==> 05-03 <==
// IOTDF
module IOTDF( clk, rst, in_en, iot_in, fn_sel, busy, valid, iot_out);
input          clk;
input          rst;
input          in_en;
input  [7:0]   iot_in;
input  [2:0]   fn_sel;
output         busy;
output         valid;
output [127:0] iot_out;
localparam ENCRYPT = 1, DECRYPT = 2, CRC_GEN = 3, TOP2MAX = 4, LAST2MIN = 5;
localparam FUNC_LEFT_1 = 0, FUNC_LEFT_2 = 1, FUNC_RIGHT_1 = 2, FUNC_RIGHT_2 = 3, FUNC_KEEP = 4;
reg [3:0]cnt_read_r, cnt_read_w;  
reg [2:0]cnt_round_r, cnt_round_w;  
reg [1:0]start_output_flag_r, start_output_flag_w;  
reg [2:0] fn_sel_r;
wire [2:0]fn_sel_w = fn_sel;
reg [127:0]iot_in_r, iot_in_w;
reg valid_r;
reg [127:0]iot_out1_r, iot_out1_w;
reg [127:0]iot_out2_r, iot_out2_w;
wire [63:0]IP_out;
wire [31:0]IP_out_L, IP_out_R;
wire [63:0]FP_in, FP_out;
wire [31:0]XOR_out, XOR_in1, XOR_in2;
reg [31:0]MUX_out1_63_32, MUX_out1_31_0;
wire [63:0]MUX_out1_127_64;
wire [55:0]MUX_sub_key_gen_in;
reg [2:0]sub_key_gen_func;
wire [55:0]PC1_out;
wire [47:0]KEY;
wire [55:0]KEY_before_PC2_w, KEY_before_PC2_r;  
wire [2:0]CRC_remainder;
reg [10:0]crc_dividend_in;
reg [127:0]crc_iot_out1_w;
reg Is_in_biggerthan_out1_r, Is_in_biggerthan_out1_w;  
reg Is_in_biggerthan_out2_r, Is_in_biggerthan_out2_w;  
wire Is_in_biggerthan_out1_8b, Is_in_biggerthan_out2_8b;  
wire Is_in_equal_out1_8b, Is_in_equal_out2_8b;  
  ...
make LEC_CHECK=0 ABC_AREA=0 CAP_MARGIN=0 CELL_PAD_IN_SITES_DETAIL_PLACEMENT=0 CORE_ASPECT_RATIO=1.92 CORE_MARGIN=2 CORE_UTILIZATION=57 CTS_CLUSTER_DIAMETER=41 HOLD_SLACK_MARGIN=-0.08 MAX_ROUTING_LAYER=met4 SLEW_MARGIN=20 TNS_END_PERCENT=75 finish   # period 1.5 ns
run.sh (not shown) runs the stock make flow with config.mk's settings and CLKGATE_MAP_FILE=.
==> inputs of 06-18, as changes to 05-03 <==
==> flow/config.mk (replaced) <==
export PLATFORM = sky130hd
export DESIGN_NAME = IOTDF
export DESIGN_NICKNAME = IOTDF
export VERILOG_FILES = /design/flow/design.v
export SDC_FILE = /design/flow/constraint.sdc
export NUM_CORES = 4
export LEC_CHECK = 0
export ABC_AREA = 0
export CAP_MARGIN = 0
export CELL_PAD_IN_SITES_DETAIL_PLACEMENT = 2
export CORE_ASPECT_RATIO = 1.92
export CORE_MARGIN = 2
export CORE_UTILIZATION = 22
export CTS_CLUSTER_SIZE = 83
export GPL_ROUTABILITY_DRIVEN = 0
export GPL_TIMING_DRIVEN = 0
export HOLD_SLACK_MARGIN = -0.06
export MAX_ROUTING_LAYER = met4
export PLACE_DENSITY_LB_ADDON = 0.15
export SLEW_MARGIN = 20
export TNS_END_PERCENT = 75
==> flow/constraint.sdc (replaced) <==
create_clock -name core_clock -period 3.44 [get_ports {clk}]
set_input_delay 0.6880 -clock core_clock [delete_from_list [all_inputs] [get_ports {clk}]]
set_output_delay 0.6880 -clock core_clock [all_outputs]
set_load 0.01 [all_outputs]
==> inputs of 02-07, as changes to 05-03 <==
==> flow/config.mk (replaced) <==
export PLATFORM = sky130hd
export DESIGN_NAME = IOTDF
export DESIGN_NICKNAME = IOTDF
export VERILOG_FILES = /design/flow/design.v
export SDC_FILE = /design/flow/constraint.sdc
export NUM_CORES = 4
export LEC_CHECK = 0
export CAP_MARGIN = 10
export CORE_MARGIN = 2
export CORE_UTILIZATION = 71
export CTS_CLUSTER_DIAMETER = 314
export CTS_CLUSTER_SIZE = 41
export PLACE_DENSITY_LB_ADDON = 0.25
export SETUP_SLACK_MARGIN = -0.32
export SLEW_MARGIN = 20
==> flow/constraint.sdc (replaced) <==
create_clock -name core_clock -period 3.26 [get_ports {clk}]
set_input_delay 0.6520 -clock core_clock [delete_from_list [all_inputs] [get_ports {clk}]]
set_output_delay 0.6520 -clock core_clock [all_outputs]
set_load 0.01 [all_outputs]
==> PnR_summary.wiki <==
=== Physical design figures ===
{| class="wikitable"
! Metric !! Value
|-
| Run status || did not finish
|-
| Stop stage || 5_1_grt
|-
| Post-Place Setup Slack || -3.88 ns
|-
| Die Wd || 173 um
|-
| Maximum level of the CTS H-tree || 2
|-
| Error Message || [ERROR GRT-0116] Global routing finished with congestion. Check the congestion regions in the DRC Viewer.
|-
| Aggregate global routing overflow || 1,792
|-
| Number of instances in the placed design || 4,900
|-
| GRT Resource Usage Total || 0.831
|}
[end of results for 05-03]
==> PnR_summary.wiki <==
=== Physical design figures ===
{| class="wikitable"
! Metric !! Value
|-
| Run status || did not finish
|-
| Stop stage || 5_1_grt
|-
| Error Message || [ERROR GRT-0116] Global routing finished with congestion. Check the congestion regions in the DRC Viewer.
|-
| Number of instances in the placed design || 4,402
|-
| Maximum level of the CTS H-tree || 1
|-
| Aggregate global routing overflow || 2,069
|}
[end of results for 02-07]
==> PnR_summary.wiki <==
=== Physical design figures ===
{| class="wikitable"
! Metric !! Value
|-
| Run status || failed layout checks
|-
| Layout Check Failures || capacitance limit, slew limit, setup timing
|-
| Final number of max-transition violations || 12
|-
| Crit path setup slack, layout || -3.06 ns
|-
| Number of violations of the max-capacitance limit || 1
|-
| Total setup violations reported at the end of the flow || 763
|}
[end of results for 06-18]
